Design top, start of the top module:
module top #(
    parameter D_WIDTH = 16,
    parameter Q_BITS  = 13
)(
  input logic [D_WIDTH - 1 : 0] angle_in,
  input logic signed [D_WIDTH - 1 : 0] currA_in,
  input logic signed [D_WIDTH - 1 : 0] currB_in,
  input logic signed [D_WIDTH - 1 : 0] currC_in,
  input logic signed [D_WIDTH - 1 : 0] currT_in,
  input logic        [D_WIDTH - 1 : 0] periodTop,
  output logic pwmA_out,
  output logic pwmB_out,
  output logic pwmC_out,
  input logic signed [D_WIDTH - 1 : 0]  kpd, kpq,
  input logic signed [D_WIDTH - 1 : 0]  kid, kiq,
  input logic clear_pid,
  input  logic clk,
  input  logic rstb,
  input  logic valid,
  output logic ready
);
clock: 12.3 ns
lec_check: 0
abc_area: 1
cap_margin: 0
cell_pad_in_sites_detail_placement: 0
core_aspect_ratio: 1.04
core_margin: 2
core_utilization: 64
cts_cluster_size: 37
max_routing_layer: met5
min_routing_layer: met1
place_density_lb_addon: 0.04
slew_margin: 20
run.sh (not shown) runs the stock make flow with config.mk's settings and CLKGATE_MAP_FILE=.
Change:
==> flow/config.mk (replaced) <==
export PLATFORM = sky130hd
export DESIGN_NAME = top
export DESIGN_NICKNAME = top
export VERILOG_FILES = /design/flow/design.v
export SDC_FILE = /design/flow/constraint.sdc
export NUM_CORES = 4
export LEC_CHECK = 0
export ABC_AREA = 1
export CAP_MARGIN = 20
export CELL_PAD_IN_SITES_DETAIL_PLACEMENT = 0
export CORE_ASPECT_RATIO = 1.04
export CORE_MARGIN = 2
export CORE_UTILIZATION = 72
export MAX_ROUTING_LAYER = met5
export MIN_ROUTING_LAYER = met1
export PLACE_DENSITY_LB_ADDON = 0.2
export SETUP_SLACK_MARGIN = 1.11
export SLEW_MARGIN = 20
==> flow/constraint.sdc (replaced) <==
create_clock -name core_clock -period 7.5 [get_ports {clk}]
set_input_delay 1.5000 -clock core_clock [delete_from_list [all_inputs] [get_ports {clk}]]
set_output_delay 1.5000 -clock core_clock [all_outputs]
set_load 0.01 [all_outputs]
Outcome: Die size fell by roughly a tenth. Wire length rose by a few percent. Core utilization rose by 11 points. Synthesized area does not change. Worst setup slack gets worse by 3.1 ns. Register-to-register slack gets worse by 3.1 ns. Clock-buffer cell count fell by 1.
Change:
--- a/flow/config.mk
+++ b/flow/config.mk
@@ -9,10 +9,10 @@
 export CAP_MARGIN = 20
 export CELL_PAD_IN_SITES_DETAIL_PLACEMENT = 0
-export CORE_ASPECT_RATIO = 1.04
+export CORE_ASPECT_RATIO = 0.71
 export CORE_MARGIN = 2
-export CORE_UTILIZATION = 72
+export CORE_UTILIZATION = 58
+export CTS_CLUSTER_SIZE = 61
 export MAX_ROUTING_LAYER = met5
 export MIN_ROUTING_LAYER = met1
-export PLACE_DENSITY_LB_ADDON = 0.2
-export SETUP_SLACK_MARGIN = 1.11
+export PLACE_DENSITY_LB_ADDON = 0.04
 export SLEW_MARGIN = 20
==> flow/constraint.sdc (replaced) <==
create_clock -name core_clock -period 12.3 [get_ports {clk}]
set_input_delay 2.4600 -clock core_clock [delete_from_list [all_inputs] [get_ports {clk}]]
set_output_delay 2.4600 -clock core_clock [all_outputs]
set_load 0.01 [all_outputs]
After rerunning: The changed run produced a clean layout; critical path depth goes down by 5; area after synthesis does not change; clock power came out lower by about 40%; sequential power fell by about 40%; sequential share of layout area goes up by 0.43 points; design area shrinks by about 3%; utilization fell by 17 points; first-iteration DRC count came out lower by about 12%; die area went up by about 24%; combinational power falls by about 60%.
Change:
==> flow/config.mk (replaced) <==
export PLATFORM = sky130hd
export DESIGN_NAME = top
export DESIGN_NICKNAME = top
export VERILOG_FILES = /design/flow/design.v
export SDC_FILE = /design/flow/constraint.sdc
export NUM_CORES = 4
export LEC_CHECK = 0
export ABC_AREA = 0
export CAP_MARGIN = 10
export CELL_PAD_IN_SITES_DETAIL_PLACEMENT = 0
export CORE_ASPECT_RATIO = 1.04
export CORE_MARGIN = 2
export CORE_UTILIZATION = 72
export MAX_ROUTING_LAYER = met5
export MIN_ROUTING_LAYER = met1
export SETUP_SLACK_MARGIN = 0.37
export SLEW_MARGIN = 20
==> flow/constraint.sdc (replaced) <==
create_clock -name core_clock -period 5.11 [get_ports {clk}]
set_input_delay 1.0220 -clock core_clock [delete_from_list [all_inputs] [get_ports {clk}]]
set_output_delay 1.0220 -clock core_clock [all_outputs]
set_load 0.01 [all_outputs]
Effect: The new run produced a layout that fails on negative setup slack; total power came out higher by 45%; core utilization is higher by 26 points; synthesized cell count is lower by 22%; die size is lower by 24%; maximum frequency hardly moves; worst hold slack degrades by 0.19 ns; via count drops by 0.45%.
Change:
==> flow/config.mk (replaced) <==
export PLATFORM = sky130hd
export DESIGN_NAME = top
export DESIGN_NICKNAME = top
export VERILOG_FILES = /design/flow/design.v
export SDC_FILE = /design/flow/constraint.sdc
export NUM_CORES = 4
export LEC_CHECK = 0
export ABC_AREA = 1
export CAP_MARGIN = 20
export CELL_PAD_IN_SITES_DETAIL_PLACEMENT = 0
export CORE_MARGIN = 2
export CORE_UTILIZATION = 34
export GPL_TIMING_DRIVEN = 0
export MIN_ROUTING_LAYER = met1
export PLACE_DENSITY_LB_ADDON = 0.09
export SLEW_MARGIN = 20
==> flow/constraint.sdc (replaced) <==
create_clock -name core_clock -period 8.31 [get_ports {clk}]
set_input_delay 1.6620 -clock core_clock [delete_from_list [all_inputs] [get_ports {clk}]]
set_output_delay 1.6620 -clock core_clock [all_outputs]
set_load 0.01 [all_outputs]
Outcome: With this change the flow went through all stages and came out clean; clock-buffer cell count increases by 33; fmax increases by 1.7%; power grows by 6.5%; design area is lower by 3.2%; worst setup slack is better by 3.3 ns; sequential share of layout area increases by 0.55 points; clock skew barely changes.
Change:
==> flow/config.mk (replaced) <==
export PLATFORM = sky130hd
export DESIGN_NAME = top
export DESIGN_NICKNAME = top
export VERILOG_FILES = /design/flow/design.v
export SDC_FILE = /design/flow/constraint.sdc
export NUM_CORES = 4
export LEC_CHECK = 0
export CAP_MARGIN = 20
export CORE_MARGIN = 2
export CORE_UTILIZATION = 68
export PLACE_DENSITY = 0.6
export SLEW_MARGIN = 20
==> flow/constraint.sdc (replaced) <==
create_clock -name core_clock -period 7.11 [get_ports {clk}]
set_input_delay 1.4220 -clock core_clock [delete_from_list [all_inputs] [get_ports {clk}]]
set_output_delay 1.4220 -clock core_clock [all_outputs]
set_load 0.01 [all_outputs]
- The changed run reached the layout checks and failed them: negative setup slack
- worst hold slack is better by 0.069 ns
- setup slack is worse by 0.49 ns
- cell count fell by a quarter to a third
- total power fell by a quarter to a third
- wire length fell by a quarter to a third
- synthesized cell count fell by about a fifth
- flip-flop count is unchanged
- sequential share of layout area rose by 1.3 points


tundra:
Starting RTL as in the previous note.
==> flow/config.mk <==
export PLATFORM = sky130hd
export DESIGN_NAME = top
export DESIGN_NICKNAME = top
export VERILOG_FILES = /design/flow/design.v
export SDC_FILE = /design/flow/constraint.sdc
export NUM_CORES = 4
export LEC_CHECK = 0
export CAP_MARGIN = 20
export CELL_PAD_IN_SITES_DETAIL_PLACEMENT = 1
export CORE_ASPECT_RATIO = 1.83
export CORE_MARGIN = 2
export CORE_UTILIZATION = 40
export CTS_CLUSTER_DIAMETER = 315
export GPL_ROUTABILITY_DRIVEN = 1
export GPL_TIMING_DRIVEN = 0
export MAX_ROUTING_LAYER = met4
export PLACE_DENSITY = 0.6
export SLEW_MARGIN = 0
export TNS_END_PERCENT = 85
==> flow/constraint.sdc <==
create_clock -name core_clock -period 10.4 [get_ports {clk}]
set_input_delay 2.0800 -clock core_clock [delete_from_list [all_inputs] [get_ports {clk}]]
set_output_delay 2.0800 -clock core_clock [all_outputs]
set_load 0.01 [all_outputs]
In summary, tundra completed successfully, with a layout that passed the timing, design-rule and antenna checks.
The inputs of nickel differ from those of tundra as listed below.
- TNS_END_PERCENT no longer set, was 85
- GPL_TIMING_DRIVEN no longer set, was 0
- CELL_PAD_IN_SITES_DETAIL_PLACEMENT no longer set, was 1
- CTS_CLUSTER_DIAMETER no longer set, was 315
- GPL_ROUTABILITY_DRIVEN no longer set, was 1
- SLEW_MARGIN now 20, was 0
- MAX_ROUTING_LAYER no longer set, was met4
- CORE_ASPECT_RATIO no longer set, was 1.83
- the clock period (ns, I/O delays scaled along) now 8.74, was 10.4
==> comparison <==
Diff nickel..tundra | synthesized chip area reported by yosys | negligible
[compare] base=tundra new=nickel: final-report max-slew violation count barely changed, overall power after layout climbed 20%, fraction of the cycle the final worst path needs dropped 4.5 points, critical path depth barely changed, CTS buffer count climbed 7.7%.
Going from tundra to nickel, number of global-route vias before repair shrank by more than 10%.
tundra -> nickel: placed instance count decreased slightly
Sort nickel and tundra by synthesis-to-layout area growth asc -> top: nickel
Of nickel and tundra, the higher number of standard cells in the final layout excluding fillers belongs to tundra.
For sierra, these inputs were changed with respect to nickel:
- putting CTS_CLUSTER_SIZE at 97 where nothing was set
- putting CTS_CLUSTER_DIAMETER at 373 where nothing was set
- putting ABC_AREA at 1 where nothing was set
- swapping 40 for 72 in CORE_UTILIZATION
- swapping 8.74 for 3.58 in the clock period (ns, I/O delays scaled along)
- Status: sierra FAILED at global routing (tool error)
- nickel: flow completed, timing, DRC and antenna clean
- What nickel reported for number of cells produced by synthesis has to be multiplied by 1.3 to get the figure for sierra.
- Detailed placement HPWL (sierra / nickel): 1.5
- sierra vs. nickel: number of clock buffers inserted by TritonCTS went down by 86.
- Taking nickel over sierra, the core area ratio works out to 1.7.
- From sierra to nickel, post-synthesis async set-or-reset flop share did not move at all.
- The run showing the greater proportion of synthesized chip area in sequential cells is nickel.
- Relative to nickel, the last weighted congestion value of the routability-driven placer measured on sierra has increased by more than 10%.
- Compared to nickel, sierra was floorplanned on a smaller die.
- Taking nickel as 1.0, sierra lands at 1.07 on summed standard-cell area reported by yosys.
- Clock sink total: sierra vs nickel identical
- Sort nickel and sierra by area fraction in xor and xnor cells, descending, and nickel comes first.
The following lists how zinc was set up differently from sierra:
- swapping 373 for 210 in CTS_CLUSTER_DIAMETER
- clearing CTS_CLUSTER_SIZE, which used to be 97
- putting MAX_ROUTING_LAYER at met4 where nothing was set
- swapping 3.58 for 6.76 in the clock period (ns, I/O delays scaled along)
### Flow results
- sierra: GRT-0116 in global routing -> run aborted
- zinc went all the way through the flow, and no timing, DRC or antenna check failed.
- [compare] base=sierra new=zinc: TritonCTS buffer count increased 84, number of levels the H-tree was split into increased 2, number of buffers inserted for hold repair after clock tree synthesis decreased 1.
- There was hardly any difference in synthesized netlist net count between sierra and zinc.
- Diff sierra -> zinc: synthesized cell count did not really move, cell area reported after detailed placement went down, placed cell count went down, worst setup slack after placement went up, count of port buffers added during placement did not really move.
- Area reported by Yosys stat came out exactly the same in sierra and zinc.
- Compared to sierra, zinc has number of instances resized during post-cts repair 593 lower.
Power figures rest on the tool's default switching activity, not on a simulated workload.
